Design bellmanford, start of the top module:
module bellmanford (reset, clock, GMAR1, GMDR1, GMAR2, GMDR2, IMAR, IMDR, WMAR1, WMAR2, WMDR1, WMDR2, WMWDR, WMWAR, WMWE, OMAR, OMDR, OMWAR, OMWDR, OMWE, NegCycle, Finish);
input clock,reset;
output reg [12:0] GMAR1;
input wire [127:0] GMDR1;
output reg [12:0] GMAR2;
input wire [127:0] GMDR2;
output reg [12:0] IMAR;
input wire [7:0] IMDR;
output reg [12:0] WMAR1;
input wire [127:0] WMDR1;
output reg [12:0] WMAR2;
input wire [127:0] WMDR2;
output reg [12:0] WMWAR;
output reg [127:0] WMWDR;
output reg WMWE;
output wire [12:0] OMAR;
output wire [15:0] OMDR;
assign OMAR = 13'b0;
assign OMDR = 16'b0;
output reg [12:0] OMWAR;
output reg [15:0] OMWDR;
output reg OMWE;
output reg NegCycle;
output reg Finish;
parameter [4:0]  
Init    = 4'b0000,
Init1   = 4'b0001,
Init2   = 4'b0010,
Init3   = 4'b0011,
Upd_S   = 4'b0100,
Upd_D   = 4'b0101, 
BFA1    = 4'b0110,
BFA_Stall1 = 4'b0111,
BFA2    = 4'b1000,
BFA_Stall2    = 4'b1001,
BFA3    = 4'b1010,
BFA_Stall3 = 4'b1011,
BFA4    = 4'b1100,
BFA5    = 4'b1101,
BFA_Stall4 = 4'b1110,
BFA6    = 4'b1111,
OP1     = 5'b10000,
OP_Stall1 = 5'b10001,
OP2     = 5'b10010,
OP3     = 5'b10011,
OP4     = 5'b10100,
OP_Stall2 = 5'b10101,
Refresh1 = 5'b10110,
Refresh2 = 5'b10111,
End1 = 5'b11000,
End2 = 5'b11001,
End3 = 5'b11010;
reg [127:0] GMDR1_reg;
reg [127:0] GMDR2_reg;
reg [7:0] IMDR_reg;
reg [127:0] WMDR1_reg;
reg [127:0] WMDR2_reg;
always@(posedge clock)
begin
    GMDR1_reg <= GMDR1;
    GMDR2_reg <= GMDR2;
    IMDR_reg <= IMDR;
    WMDR1_reg <= WMDR1;
    WMDR2_reg <= WMDR2;
end
reg [7:0] NumNodes;
reg [7:0] NodeCounter;
reg [7:0] Ureg;
reg [7:0] NumLinks;
reg [7:0] LinkCounter;
reg [7:0] Vreg[0:8];
reg signed [7:0] Wreg[0:8];
reg signed [7:0] NewWeight;
reg [7:0] Sub;
reg BFA_flag;
reg signed [7:0] DistU;
reg First_Node;
reg NegativeCycleCheck;
reg FirstLine;
reg MultiLine;
reg [4:0]   current_state, next_state;
always@(posedge clock)
begin
       current_state <= next_state;
end
always@(posedge clock)
begin
	if(reset)
	begin
		WMWE <= 1'b0;
		OMWE <= 1'b0;
		Finish <= 1'b0;
		NegCycle <= 1'b0;
  ...
Size: about 560 flip-flops, roughly 25000 µm² of cells after synthesis.
Settings: LEC_CHECK=0, CAP_MARGIN=20, CORE_MARGIN=2, CORE_UTILIZATION=66, SETUP_SLACK_MARGIN=-0.13, SLEW_MARGIN=20; clock period 2.52 ns.
run.sh (not shown) runs the stock make flow with config.mk's settings and CLKGATE_MAP_FILE=.
The baseline ended with an error in I/O pin placement on PPL-0024.
Next try:
CORE_UTILIZATION = 31   (was 66)
SETUP_SLACK_MARGIN = not set   (was -0.13)
clock period = 6.57 ns   (was 2.52 ns; I/O delays follow)
Effect: This time the run went through all stages and came out clean. Area after synthesis does not change. Die size rises by 110%. Synthesized cell count stays the same.
Next try:
CORE_UTILIZATION = 40   (was 31)
clock period = 4.27 ns   (was 6.57 ns; I/O delays follow)
Outcome: Synthesized area does not change; setup slack got worse by 2.1 ns; via count climbs by about 1.4%; global-route usage climbs by 5.2 points; wire length drops by 0.53%; total power climbs by 47%; final cell count drops by 5.8%; hold slack barely changes; die area drops by about 22%; non-clock buffer count climbs by 13; clock-buffer cell count drops by 15.
Next try:
SETUP_SLACK_MARGIN = 0.65   (was not set)
clock period = 2.37 ns   (was 4.27 ns; I/O delays follow)
Result:
- The new run ran to the end with violations: setup timing
- final area grows by 16%
- wire length grows by 9.9%
- worst setup slack got worse by 1.2 ns
- area after synthesis stays the same
- fmax goes up by 22%


nickel:
Starting RTL as in the previous note.
## bellmanford
module bellmanford (reset, clock, GMAR1, GMDR1, GMAR2, GMDR2, IMAR, IMDR, WMAR1, WMAR2, WMDR1, WMDR2, WMWDR, WMWAR, WMWE, OMAR, OMDR, OMWAR, OMWDR, OMWE, NegCycle, Finish);
input clock,reset;
output reg [12:0] GMAR1;
input wire [127:0] GMDR1;
output reg [12:0] GMAR2;
input wire [127:0] GMDR2;
output reg [12:0] IMAR;
input wire [7:0] IMDR;
output reg [12:0] WMAR1;
input wire [127:0] WMDR1;
output reg [12:0] WMAR2;
input wire [127:0] WMDR2;
output reg [12:0] WMWAR;
output reg [127:0] WMWDR;
output reg WMWE;
output wire [12:0] OMAR;
output wire [15:0] OMDR;
assign OMAR = 13'b0;
assign OMDR = 16'b0;
output reg [12:0] OMWAR;
output reg [15:0] OMWDR;
output reg OMWE;
output reg NegCycle;
output reg Finish;
parameter [4:0]  
Init    = 4'b0000,
Init1   = 4'b0001,
Init2   = 4'b0010,
Init3   = 4'b0011,
Upd_S   = 4'b0100,
Upd_D   = 4'b0101, 
BFA1    = 4'b0110,
BFA_Stall1 = 4'b0111,
BFA2    = 4'b1000,
BFA_Stall2    = 4'b1001,
BFA3    = 4'b1010,
BFA_Stall3 = 4'b1011,
BFA4    = 4'b1100,
BFA5    = 4'b1101,
BFA_Stall4 = 4'b1110,
BFA6    = 4'b1111,
OP1     = 5'b10000,
OP_Stall1 = 5'b10001,
OP2     = 5'b10010,
OP3     = 5'b10011,
OP4     = 5'b10100,
OP_Stall2 = 5'b10101,
Refresh1 = 5'b10110,
Refresh2 = 5'b10111,
End1 = 5'b11000,
End2 = 5'b11001,
End3 = 5'b11010;
reg [127:0] GMDR1_reg;
reg [127:0] GMDR2_reg;
reg [7:0] IMDR_reg;
reg [127:0] WMDR1_reg;
reg [127:0] WMDR2_reg;
always@(posedge clock)
begin
    GMDR1_reg <= GMDR1;
    GMDR2_reg <= GMDR2;
    IMDR_reg <= IMDR;
    WMDR1_reg <= WMDR1;
    WMDR2_reg <= WMDR2;
end
reg [7:0] NumNodes;
reg [7:0] NodeCounter;
reg [7:0] Ureg;
reg [7:0] NumLinks;
  ...
==> flow/config.mk <==
export PLATFORM = sky130hd
export DESIGN_NAME = bellmanford
export DESIGN_NICKNAME = bellmanford
export VERILOG_FILES = /design/flow/design.v
export SDC_FILE = /design/flow/constraint.sdc
export NUM_CORES = 4
export LEC_CHECK = 0
export CAP_MARGIN = 20
export CORE_ASPECT_RATIO = 1.09
export CORE_MARGIN = 6
export CORE_UTILIZATION = 72
export GPL_ROUTABILITY_DRIVEN = 0
export HOLD_SLACK_MARGIN = 0.23
export PLACE_DENSITY_LB_ADDON = 0.25
export SLEW_MARGIN = 25
export TNS_END_PERCENT = 85
==> flow/constraint.sdc <==
create_clock -name core_clock -period 5.0 [get_ports {clock}]
set_input_delay 1.0000 -clock core_clock [delete_from_list [all_inputs] [get_ports {clock}]]
set_output_delay 1.0000 -clock core_clock [all_outputs]
set_load 0.01 [all_outputs]
nickel got as far as I/O pin placement (3_2_place_iop), where a tool error ended the run.
[inputs] pepper vs nickel
- swapping 20 for 30 in CAP_MARGIN
- swapping 6 for 5 in CORE_MARGIN
- swapping 0.25 for 0.16 in PLACE_DENSITY_LB_ADDON
- swapping 72 for 35 in CORE_UTILIZATION
- clearing HOLD_SLACK_MARGIN, which used to be 0.23
==> results <==
- pepper completed every stage of the flow, and the final layout passed the timing, DRC and antenna checks.
- Between nickel and pepper, the flow reports core outline area increasing by more than 100%.
- From pepper to nickel, post-synthesis share of cell area spent on and-or and or-and gates did not move at all.
- Chip area estimate from yosys synthesis: pepper vs nickel identical
- Summary of pepper over nickel: count of state elements after synthesis level.
- Diff nickel -> pepper: count of standard-cell rows rose by about 46%; starting density of the core decreased 39 points; die size shows an increase of about 100%; die extent in x rose 75 um; synthesized-area fraction occupied by xor and xnor cells ~0 delta.
For lagoon, these inputs were changed with respect to pepper:
- changing CORE_UTILIZATION from 35 to 59
- changing TNS_END_PERCENT from 85 to 15
- removing GPL_ROUTABILITY_DRIVEN (formerly 0)
- setting CTS_CLUSTER_SIZE to 62 for the first time
- changing SLEW_MARGIN from 25 to 20
- changing CORE_MARGIN from 5 to 2
- changing CORE_ASPECT_RATIO from 1.09 to 1.88
- removing PLACE_DENSITY_LB_ADDON (formerly 0.16)
- setting SETUP_SLACK_MARGIN to 0.16 for the first time
- changing CAP_MARGIN from 30 to 20
- setting CTS_CLUSTER_DIAMETER to 302 for the first time
--- outcome ---
- I/O pin placement (3_2_place_iop): lagoon exited with error
- For post-synthesis sequential area ratio, lagoon and pepper come out practically identical.
- Summary: with pepper as the reference, floorplan row count in lagoon moved up slightly.
- Reported for pepper and lagoon, count of different cell masters after synthesis turned out identical to the last digit.
- What lagoon reported for floorplan core area has to be multiplied by 1.7 to get the figure for pepper.
- Re die area: pepper and lagoon aren't equal, and the higher value belongs to pepper.
## Diff of input files: sierra against lagoon
- swapping 2 for 3 in CORE_MARGIN
- swapping 59 for 40 in CORE_UTILIZATION
- swapping 0.16 for 1.25 in SETUP_SLACK_MARGIN
- putting HOLD_SLACK_MARGIN at 0.2 where nothing was set
- putting ABC_AREA at 1 where nothing was set
- clearing TNS_END_PERCENT, which used to be 15
- putting GPL_ROUTABILITY_DRIVEN at 0 where nothing was set
- putting PLACE_DENSITY at 0.61 where nothing was set
- swapping 62 for 57 in CTS_CLUSTER_SIZE
- clearing CTS_CLUSTER_DIAMETER, which used to be 302
- putting CELL_PAD_IN_SITES_GLOBAL_PLACEMENT at 3 where nothing was set
- putting CELL_PAD_IN_SITES_DETAIL_PLACEMENT at 1 where nothing was set
- swapping 1.88 for 0.69 in CORE_ASPECT_RATIO
- putting GPL_TIMING_DRIVEN at 0 where nothing was set
- swapping 20 for 35 in SLEW_MARGIN
--- outcome ---
sierra did not finish: a tool error stopped it during global placement (3_3_place_gp). On sierra: width of the chip is about 100% higher than what lagoon gave. In sierra the share of the synthesized netlist area taken by xor and xnor gates turned out 1.8 points lower than in lagoon. sierra against lagoon: cell area after synthesis climbed about 4%, overall chip area climbed about 54%.
diff inputs: sierra => violet
- GPL_ROUTABILITY_DRIVEN no longer set, was 0
- PLACE_DENSITY no longer set, was 0.61
- SETUP_SLACK_MARGIN no longer set, was 1.25
- SLEW_MARGIN now 20, was 35
- CORE_ASPECT_RATIO no longer set, was 0.69
- CTS_CLUSTER_SIZE no longer set, was 57
- CELL_PAD_IN_SITES_DETAIL_PLACEMENT no longer set, was 1
- GPL_TIMING_DRIVEN no longer set, was 0
- HOLD_SLACK_MARGIN no longer set, was 0.2
- CELL_PAD_IN_SITES_GLOBAL_PLACEMENT no longer set, was 3
- CORE_MARGIN now 2, was 3
- ABC_AREA no longer set, was 1
- the clock period (ns, I/O delays scaled along) now 2.38, was 5.0
Results
sierra -> violet: width of the die decreased by more than 10%
Of sierra and violet, not a single run came through the flow clean.
sierra: it failed with a tool error in global placement (3_3_place_gp), so there are no final results.
sierra → violet: mapped cell area fell by about 3.7%; die height rose by about 17%.
Power is estimated from default activity; no workload was simulated.
